Setup of v4:
==> flow/design.v <==
module ALU(
	input[31:0] SrcA,
	input[31:0] SrcB,
	input[3:0] ALUOp,
	output reg[31:0] ALUResult,
	output reg[3:0] ALUFlags
	);
	always @ (*)
	begin
		ALUFlags = 4'b0000;
		if(SrcA == SrcB)
			ALUFlags[2] = 1'b1;
		case(ALUOp)
			4'b0010:
			begin
				ALUResult = SrcA - SrcB;
			end
			4'b0100:
			begin
				ALUResult = SrcA + SrcB;
			end
			4'b1010:
			begin
				ALUResult = SrcA - SrcB;
			end
			4'b1101:
			begin
				ALUResult = SrcB;
			end
			default:
			begin
				ALUResult = 32'h00000000;
			end
		endcase
	end
endmodule
module Extend(  
	input[23:0] in,
	input[1:0] ImmSrc,
	output reg[31:0] ExtImm
	);
	integer i;
	always @ (*)
	begin
		case(ImmSrc  )
		  2'b00:
		begin
			ExtImm[7:0] = in[7:0];
			for(i=8; i<32; i=i+1)
				ExtImm[i] = in[7];
		end
		  2'b01:
		begin
			ExtImm[11:0] = in[11:0];
			for(i=12; i<32; i=i+1)
				ExtImm[i] = 'b0;
		end
		  2'b10:
		begin
			ExtImm[1:0] = 2'b00;
			ExtImm[25:2] = in[23:0];
			for(i=26; i<32; i=i+1)
				ExtImm[i] = in[23];
		end
		default:
			ExtImm = 'h00000000;
		endcase
	end
endmodule
module RegisterFile(
	input clk, 
	input reset, 
	input we,
	input[1:0] RegSrc,
	input[3:0] addr1,
	input[3:0] addr2,
	input[3:0] addr3,
	input[3:0] waddr,
	input[31:0] wdata,
	input[31:0] pcin,
	output reg[31:0] data1,
	output reg[31:0] data2,
	output reg[31:0] data3,
	output[31:0] pcout
	);
	reg[31:0] registers[15:0];
	integer idx;
	assign pcout = registers[15];
	always @ (posedge clk)
	begin
		if (reset)
		begin
			for(idx=0; idx<=15; idx=idx+1) begin
				registers[idx] <= 'h00000000;
			end
		end
		else  
		begin
			if(  we)
			begin
				if(RegSrc[0] != 1'b1)
					registers[waddr] <= wdata;
				else
					registers[14] <= registers[15] + 'd4;
			end
			if(  waddr != 4'b1111 || RegSrc[0] == 1'b1 || we == 1'b0)
				registers[15] <= pcin;
		end
	end
	always @ (*)
	begin
		begin
			if(  addr1 == 15)
			begin
				data1 = registers[15] + 32'd8;
			end
			else
			begin
				data1 = registers[addr1];
			end
			if(  addr2 == 15)
			begin
				data2 = registers[15] + 32'd8;
			end
			else
			begin
				if (  RegSrc[1] == 1'b0)
					data2 = registers[addr2];
				else
					data2 = registers[waddr];
			end
			if(  addr3 == 15)
			begin
				data3 = registers[15] + 32'd8;
			end
			else
			begin
				data3 = registers[addr3];
			end
		end
	end
endmodule
module Decoder (
	input[1:0] op,
	input[5:0] funct,
	output reg MemtoReg,
	output reg ALUSrc,
	output reg[1:0] ImmSrc,
	output reg[1:0] RegSrc,
	output reg[3:0] ALUOp,
	output reg Svalue
	);
	always @(*)
	begin
		case (op)
			2'b00:
			begin
				MemtoReg = 1'b0;
				ALUOp = funct[4:1];
				Svalue = funct[0];
				if(funct[5] == 1'b1)
				begin
					ALUSrc = 1'b1;
					ImmSrc = 2'b00;  
					RegSrc = 2'b00;
				end
				else
				begin
					ALUSrc = 1'b0;
					ImmSrc = 2'b00;
					RegSrc = 2'b00;
				end
			end
			2'b01:
			begin
				MemtoReg = 1'b1;
				ALUOp = (funct[3] == 1'b1) ? 4'b0100 : 4'b0010;
				Svalue = 1'b0;
				if(funct[5] == 1'b0)
				begin
					ALUSrc = 1'b1;
					ImmSrc = 2'b01;
					RegSrc = 2'b00;
				end
				else 
				begin
					ALUSrc = 1'b0;
					ImmSrc = 2'b01;
					RegSrc = 2'b00;				
				end
			end
			2'b10:
			begin
				MemtoReg = 1'b0;
				ALUOp = 4'b0100;
				Svalue = 1'b0;
				ALUSrc = 1'b1;
				ImmSrc = 2'b10;
				RegSrc = 2'b01;
			end
			default:
			begin
				MemtoReg = 1'b0;
				ALUOp = 4'b0000;
				Svalue = 1'b0;
				ALUSrc = 1'b0;
				ImmSrc = 2'b00;
				RegSrc = 2'b00;
			end
		endcase
	end
endmodule
module ConditionalLogic (
	input clk,
	input reset,
	input[1:0] op,
	input[5:0] funct,
	input[3:0] cond,
	input[3:0] ALUFlags,
	output reg PCSrc,
	output reg RegWrite,
	output reg MemWrite
	);
	reg condEx;
	reg Zero;
	always @(posedge clk)
	begin
		if (reset)
			Zero <= 1'b0;
		else if (op == 2'b00 && funct[4:1] == 4'b1010 && condEx == 1'b1)
			Zero <= ALUFlags[2];
	end
	always @(*)
	begin
		case(cond)
			4'b0000: condEx = (Zero == 1'b1) ? 1'b1 : 1'b0;
			4'b0001: condEx = (Zero == 1'b0) ? 1'b1 : 1'b0;
			default: condEx = 1'b1;
		endcase
	end
	always @(*)
	begin
		case(op)
			2'b00: 
			begin
				PCSrc = 1'b0;
				MemWrite = 1'b0;
				if(condEx == 1'b1)
					RegWrite = (funct[4:1] == 4'b0010 || funct[4:1] == 4'b0100 || funct[4:1] == 4'b1101) ? 1'b1 : 1'b0;
				else
					RegWrite = 1'b0;
			end
			2'b01:
			begin
				PCSrc = 1'b0;
				if(condEx == 1'b1)
				begin
					MemWrite = ~funct[0];
					RegWrite = funct[0];
				end
				else
				begin
					MemWrite = 1'b0;
					RegWrite = 1'b0;
				end
			end
			2'b10:
			begin
				MemWrite = 1'b0;
				if(condEx == 1'b1)
				begin
					PCSrc = 1'b1;
					RegWrite = (funct[4] == 1'b1) ? 1'b1 : 1'b0;
				end
				else
				begin
					PCSrc = 1'b0;
					RegWrite = 1'b0;
				end
			end
			default:
			begin
				PCSrc = 1'b0;
				MemWrite = 1'b0;
				RegWrite = 1'b0;
			end
		endcase
	end
endmodule
module ControlUnit(
	input clk,
	input reset,
	input[3:0] ALUFlags,
	input[3:0] cond,
	input[1:0] op,
	input[5:0] funct,
	output[3:0] ALUOp,
	output[1:0] ImmSrc,
	output[1:0] RegSrc,
	output PCSrc,
	output RegWrite,
	output MemWrite,
	output MemtoReg,
	output ALUSrc,
	output Svalue
	);
	Decoder _decoder(
		.op			(op),
		.funct		(funct),
		.MemtoReg	(MemtoReg),
		.ALUSrc		(ALUSrc),
		.ImmSrc		(ImmSrc),
		.RegSrc		(RegSrc),
		.ALUOp 		(ALUOp),
		.Svalue		(Svalue));
	ConditionalLogic _conditional(
		.clk		(clk),
		.reset		(reset),
		.op			(op),
		.funct		(funct),
		.cond		(cond),
		.ALUFlags	(ALUFlags),
		.PCSrc		(PCSrc),
		.RegWrite	(RegWrite),
		.MemWrite	(MemWrite));
endmodule
module ARMProcessor(
	input clk,
	input reset,
	output[31:0] pc,
	input[31:0] inst,
	input nIRQ,
	output[3:0] be,
	output[31:0] memaddr,
	output memwrite,
	output memread,
	output[31:0] writedata,
	input[31:0] readdata
	);
	assign pc = pctmp;
	assign be = 4'b1111;  
	wire[3:0] ReadAddr1, ReadAddr2, WriteAddr;
	wire[31:0] ReadData1, ReadData2, ReadData3;
	wire[31:0] Result, ExtImm, SrcB, ALUResult, PCPlus4, PCBranch, pctmp;
	wire[3:0] ALUOp, ALUFlags;
	wire[1:0] RegSrc, ImmSrc;
	wire PCSrc, RegWrite, MemWrite, MemtoReg, ALUSrc, Svalue;
	wire[31:0] NextPC;
	assign ReadAddr1 = inst[19:16];
	assign ReadAddr2 = inst[3:0];
	assign WriteAddr = inst[15:12];
	assign memaddr = ALUResult;
	assign memwrite = MemWrite;
	assign memread = 'b1;
	assign writedata = ReadData3;
	assign SrcB = (ALUSrc == 1'b0) ? ReadData2 : ExtImm;
	assign Result = (MemtoReg == 1'b0) ? ALUResult : readdata;
	assign PCPlus4 = pctmp + 32'd4;
	assign PCBranch = pctmp + ExtImm + 32'd8;
	assign NextPC = (PCSrc == 1'b0) ? PCPlus4 : PCBranch;
	ControlUnit _ControlUnit(
			.clk(clk),
			.reset(reset),
			.ALUFlags(ALUFlags), 
			.cond(inst[31:28]), 
			.op(inst[27:26]), 
			.funct(inst[25:20]), 
			.ALUOp(ALUOp), 
			.ImmSrc(ImmSrc), 
			.RegSrc(RegSrc),  
			.PCSrc(PCSrc), 
			.RegWrite(RegWrite), 
			.MemWrite(MemWrite), 
			.MemtoReg(MemtoReg), 
			.ALUSrc(ALUSrc), 
			.Svalue(Svalue)
	);
	RegisterFile _RegisterFile( 
			.clk(clk), 
			.reset(reset), 
			.we(RegWrite), 
			.RegSrc(RegSrc), 
			.addr1(ReadAddr1), 
			.addr2(ReadAddr2), 
			.addr3(WriteAddr),
			.waddr(WriteAddr), 
			.wdata(Result), 
			.pcin(NextPC), 
			.data1(ReadData1), 
			.data2(ReadData2), 
			.data3(ReadData3), 
			.pcout(pctmp)
	);
	Extend _Extend( 
		.in(inst[23:0]), 
		.ImmSrc(ImmSrc), 
		.ExtImm(ExtImm) 
	);
	ALU _ALU( 
		.SrcA(ReadData1), 
		.SrcB(SrcB), 
		.ALUOp(ALUOp), 
		.ALUFlags(ALUFlags), 
		.ALUResult(ALUResult) 
	); 
endmodule
Settings: LEC_CHECK=0, CAP_MARGIN=20, CORE_MARGIN=2, CORE_UTILIZATION=68, SETUP_SLACK_MARGIN=2.5, SLEW_MARGIN=20; clock period 7.74 ns.
run.sh (not shown) runs the stock make flow with config.mk's settings and CLKGATE_MAP_FILE=.
v4 did not finish; the tool stopped in global routing (5_1_grt) with error GRT-0116.
The inputs of v57 differ from those of v4 as listed below.
- changing CORE_UTILIZATION from 68 to 53
- changing the clock period (ns, I/O delays scaled along) from 7.74 to 7.95
Results
v57 ended with every stage complete and zero timing, DRC or antenna violations.
v57 against v4: number of distinct library cell variants in the gate-level netlist after synthesis essentially unchanged, number of I/O pins was more or less identical.
Mux cell area share after synthesis delta (v57 -> v4): insignificant
The area of the core reported for v57 is greater than that of v4 by about 28%.
Going from v4 to v57, fraction of the core area occupied by cells at floorplan fell by 15 points; area of the die picked up an extra 0.017 mm2; die extent in y increased 32 um.
What v48 does differently from v57 at the input level:
- an added ABC_AREA of 1
- a change of CORE_UTILIZATION from 53 to 72
- an added CTS_CLUSTER_SIZE of 74
- a change of SETUP_SLACK_MARGIN from 2.5 to 1.12
- an added PLACE_DENSITY of 0.91
- a change of the clock period (ns, I/O delays scaled along) from 7.95 to 4.34
==> comparison <==
v48 ended up with a lower worst slack after detailed placement than v57 did.
Weighted congestion at the end of routability-driven global placement (higher): v48
Changes observed in v48 relative to v57: post-synthesis xor/xnor area fraction went down, sequential area share after synthesis went down, number of instances in the synthesized netlist went up, die boundary height went down.
Die area (v48 vs. v57) decreases by more than 10%
In the tables for v48 and v57, floorplan row count reads higher with v57.
Where post-synthesis instance area is concerned, v57 is better than v48.
Status(v48) = ERROR, stage = clock tree synthesis (4_1_cts)
Here is what was changed in the inputs of v14 compared with v48.
- PLACE_DENSITY: 0.91 -> unset
- SETUP_SLACK_MARGIN: 1.12 -> 2.5
- CORE_UTILIZATION: 72 -> 40
- ABC_AREA: 1 -> unset
- CTS_CLUSTER_SIZE: 74 -> unset
- the clock period (ns, I/O delays scaled along): 4.34 -> 7.95
## What came out
v14 finished all stages; the layout is clean.
For the number of cells after detailed placement, v14 came in about 30% lower than v48 did.
Per the comparison of v14 with v48, post-synthesis cell count from yosys lower; fraction of the core area occupied by cells at floorplan went down 32 points; number of I/O pins saw little to no change.
In the tables for v48 and v14, full die area reads higher with v14.
Side by side, y dimension of the die turned out higher in v14 than in v48.
Summary — distinct cell type count of the synthesized netlist, v14 relative to v48: higher, by about 46%.
Area inside the core boundary in v14 vs v48: up about 70%
Row area fraction in compound gates after synthesis: v14 lower / v48 higher
Half-perimeter wire length after placement (lower): v14
Area after synthesis: v14 lower than v48
